==> flow/design.v (excerpt) <==
module fir_filter(
    input               		clk,
    input               		n_rst,
    input  		signed	[7:0] 	din,    
    output reg 	signed 	[7:0] 	dout 
);
Size in the first run: roughly 18 I/O pins.
clock: 6.0 ns
lec_check: 0
cap_margin: 20
core_margin: 10
core_utilization: 40
gpl_timing_driven: 0
slew_margin: 35
run.sh (not shown) runs the stock make flow with config.mk's settings and CLKGATE_MAP_FILE=.
The starting point ran to the end with no violations.
Next try:
CAP_MARGIN = 30   (was 20)
CELL_PAD_IN_SITES_DETAIL_PLACEMENT = 2   (was unset)
CORE_ASPECT_RATIO = 1.82   (was unset)
CORE_MARGIN = 2   (was 10)
CTS_CLUSTER_SIZE = 34   (was unset)
MAX_ROUTING_LAYER = met4   (was unset)
MIN_ROUTING_LAYER = met2   (was unset)
PLACE_DENSITY_LB_ADDON = 0.07   (was unset)
SLEW_MARGIN = 5   (was 35)
Final area went down by about 0.5%; die size went down by about 14%; clock-buffer cell count went down by 2; global-route usage went up by 19 points; non-clock buffer count went up by 2; via count went up by about 47%; wire length went up by about 50%; cell count went down by about 1%; setup slack loses 0.19 ns.
Next try:
CAP_MARGIN = 20   (was 30)
CORE_ASPECT_RATIO = unset   (was 1.82)
CTS_CLUSTER_SIZE = 56   (was 34)
GPL_TIMING_DRIVEN = unset   (was 0)
MIN_ROUTING_LAYER = unset   (was met2)
PLACE_DENSITY_LB_ADDON = unset   (was 0.07)
What happened: The new run passed the timing, design-rule and antenna checks; utilization is higher by 0.62 points; area after synthesis is unchanged; worst setup slack is worse by 0.16 ns; cell area is higher by 0.75%; via count is lower by 22%; sequential share of layout area is lower by 0.27 points; die size barely changes; hold slack stays flat; wire length is higher by 30%; clock-buffer cell count is higher by 8.
Next try:
ABC_AREA = 1   (was unset)
CAP_MARGIN = 30   (was 20)
CELL_PAD_IN_SITES_DETAIL_PLACEMENT = unset   (was 2)
CELL_PAD_IN_SITES_GLOBAL_PLACEMENT = 0   (was unset)
CORE_ASPECT_RATIO = 0.63   (was unset)
CORE_MARGIN = 10   (was 2)
CTS_CLUSTER_SIZE = 63   (was 56)
GPL_TIMING_DRIVEN = 0   (was unset)
MAX_ROUTING_LAYER = unset   (was met4)
MIN_ROUTING_LAYER = met1   (was unset)
SLEW_MARGIN = 35   (was 5)
The new run finished clean.
Register-to-register slack gains 0.47 ns.
Area after synthesis came out higher by about 4.5%.
Global-route usage came out lower by 13 points.
Final area came out higher by about 3.2%.
Maximum frequency came out higher by about 9%.
Utilization came out lower by 0.47 points.
Next try:
ABC_AREA = unset   (was 1)
CAP_MARGIN = 20   (was 30)
CELL_PAD_IN_SITES_GLOBAL_PLACEMENT = unset   (was 0)
CORE_ASPECT_RATIO = unset   (was 0.63)
CORE_MARGIN = 2   (was 10)
CORE_UTILIZATION = 65   (was 40)
CTS_CLUSTER_SIZE = unset   (was 63)
GPL_TIMING_DRIVEN = unset   (was 0)
MIN_ROUTING_LAYER = unset   (was met1)
SLEW_MARGIN = 20   (was 35)
clock period = 3.08 ns   (was 6.0 ns; I/O delays follow)
With this change the flow aborted during 5_1_grt, error ODB-0269.
Synthesized area drops by a few percent.
Die area drops by well over a third.
Synthesized cell count drops by about a fifth.
Next try:
CORE_UTILIZATION = 57   (was 65)
SETUP_SLACK_MARGIN = -0.19   (was unset)
clock period = 3.18 ns   (was 3.08 ns; I/O delays follow)
Outcome:
- The new run reached the layout checks and failed them: negative setup slack
- synthesized area stays the same
- die area rises by 14%
- synthesized cell count stays the same

---

Starting RTL as in the previous note.
clock: 4.73 ns
lec_check: 0
abc_area: 1
cap_margin: 5
core_margin: 2
core_utilization: 72
cts_cluster_diameter: 25
cts_cluster_size: 100
max_routing_layer: met4
place_density_lb_addon: 0.19
setup_slack_margin: 1.07
slew_margin: 20
The baseline died in 5_1_grt with DPL-0038.
Edit:
- CAP_MARGIN: 5 -> 20
- CTS_CLUSTER_DIAMETER: 25 -> unset
- CTS_CLUSTER_SIZE: 100 -> unset
- MAX_ROUTING_LAYER: met4 -> unset
- SETUP_SLACK_MARGIN: 1.07 -> -0.11
What happened:
- This time the run finished but fails on negative setup slack
- synthesized area is unchanged
- die size is unchanged
- synthesized cell count does not change
Edit:
- CTS_CLUSTER_SIZE: unset -> 99
- PLACE_DENSITY_LB_ADDON: 0.19 -> 0.15
- SETUP_SLACK_MARGIN: -0.11 -> 0.79
- clock period: 4.73 -> 5.14 ns (I/O delays scaled with it)
After rerunning:
- This time the run finished with timing, DRC and antenna clean
- wire length came out higher by 30%
- cell count goes up by 1.9%
- via count came out higher by 11%
- non-clock buffer count climbs by 40
- area after synthesis does not change
- cell area went up by 7.6%

---

alpha:
Starting RTL as in the previous note.
==> flow/config.mk <==
export PLATFORM = sky130hd
export DESIGN_NAME = fir_filter
export DESIGN_NICKNAME = fir_filter
export VERILOG_FILES = /design/flow/design.v
export SDC_FILE = /design/flow/constraint.sdc
export NUM_CORES = 4
export LEC_CHECK = 0
export ABC_AREA = 1
export CAP_MARGIN = 20
export CELL_PAD_IN_SITES_DETAIL_PLACEMENT = 2
export CELL_PAD_IN_SITES_GLOBAL_PLACEMENT = 3
export CORE_ASPECT_RATIO = 0.68
export CORE_MARGIN = 6
export CORE_UTILIZATION = 66
export CTS_CLUSTER_DIAMETER = 191
export CTS_CLUSTER_SIZE = 48
export GPL_TIMING_DRIVEN = 1
export MAX_ROUTING_LAYER = met4
export MIN_ROUTING_LAYER = met1
export SETUP_SLACK_MARGIN = 2.7
export SLEW_MARGIN = 5
export TNS_END_PERCENT = 80
==> flow/constraint.sdc <==
create_clock -name core_clock -period 9.52 [get_ports {clk}]
set_input_delay 1.9040 -clock core_clock [delete_from_list [all_inputs] [get_ports {clk}]]
set_output_delay 1.9040 -clock core_clock [all_outputs]
set_load 0.01 [all_outputs]
Status(alpha) = ERROR, stage = global placement without I/O
### alpha -> beta
# alpha
export LEC_CHECK = 0
export ABC_AREA = 1
export CAP_MARGIN = 20
export CELL_PAD_IN_SITES_DETAIL_PLACEMENT = 2
export CELL_PAD_IN_SITES_GLOBAL_PLACEMENT = 3
export CORE_ASPECT_RATIO = 0.68
export CORE_MARGIN = 6
export CORE_UTILIZATION = 66
export CTS_CLUSTER_DIAMETER = 191
export CTS_CLUSTER_SIZE = 48
export GPL_TIMING_DRIVEN = 1
export MAX_ROUTING_LAYER = met4
export MIN_ROUTING_LAYER = met1
export SETUP_SLACK_MARGIN = 2.7
export SLEW_MARGIN = 5
export TNS_END_PERCENT = 80
create_clock -name core_clock -period 9.52 [get_ports {clk}]
# beta
export LEC_CHECK = 0
export CAP_MARGIN = 20
export CORE_MARGIN = 2
export CORE_UTILIZATION = 55
export SETUP_SLACK_MARGIN = 0.88
export SLEW_MARGIN = 20
export TNS_END_PERCENT = 5
create_clock -name core_clock -period 3.18 [get_ports {clk}]
Findings:
The run showing the smaller effective utilization at floorplan is beta.
Of beta and alpha, the run reporting the lower synthesized area per cell was alpha.
Number of cells produced by synthesis is lower on beta
As of beta, count of unique library cells instantiated by Yosys had risen by more than 10% compared to alpha.
beta ends up with higher AND-OR/OR-AND share of the synthesized area than alpha does.
beta: synthesized area lower than alpha
beta vs alpha — die outline width dropped about 15%.
Between beta and alpha, it is beta whose chip area line of the yosys report is lower, by 720 µm².
[beta] flow finished | final checks: failed | reasons: negative setup slack
Compared with alpha, number of nets at floorplan in beta decreased by more than 10%.
Input-level comparison between gamma and beta:
# beta
export LEC_CHECK = 0
export CAP_MARGIN = 20
export CORE_MARGIN = 2
export CORE_UTILIZATION = 55
export SETUP_SLACK_MARGIN = 0.88
export SLEW_MARGIN = 20
export TNS_END_PERCENT = 5
create_clock -name core_clock -period 3.18 [get_ports {clk}]
# gamma
export LEC_CHECK = 0
export ABC_AREA = 1
export CAP_MARGIN = 20
export CORE_MARGIN = 2
export CORE_UTILIZATION = 70
export CTS_CLUSTER_SIZE = 51
export PLACE_DENSITY_LB_ADDON = 0.14
export SETUP_SLACK_MARGIN = 1.12
export SLEW_MARGIN = 20
create_clock -name core_clock -period 3.9 [get_ports {clk}]
### Flow results
Stage in which a tool error killed gamma: global routing. Detailed placement HPWL was higher in the run labelled gamma. The post-synthesis simple-gate area fraction in gamma sits 4.9 points above the value recorded for beta. Number of post-CTS setup repair buffers: gamma vs beta up 92. Per the comparison of gamma with beta, synthesized net count climbed 246, area after synthesis now larger, number of instances in the synthesized netlist went up 246, instance count after placement with tap cells included has increased, number of buffers inserted during clock tree synthesis now sits lower. The area of the chip of gamma was superior to that of beta. Looking at average cell area after synthesis across gamma and beta, the one that comes out lower is gamma.
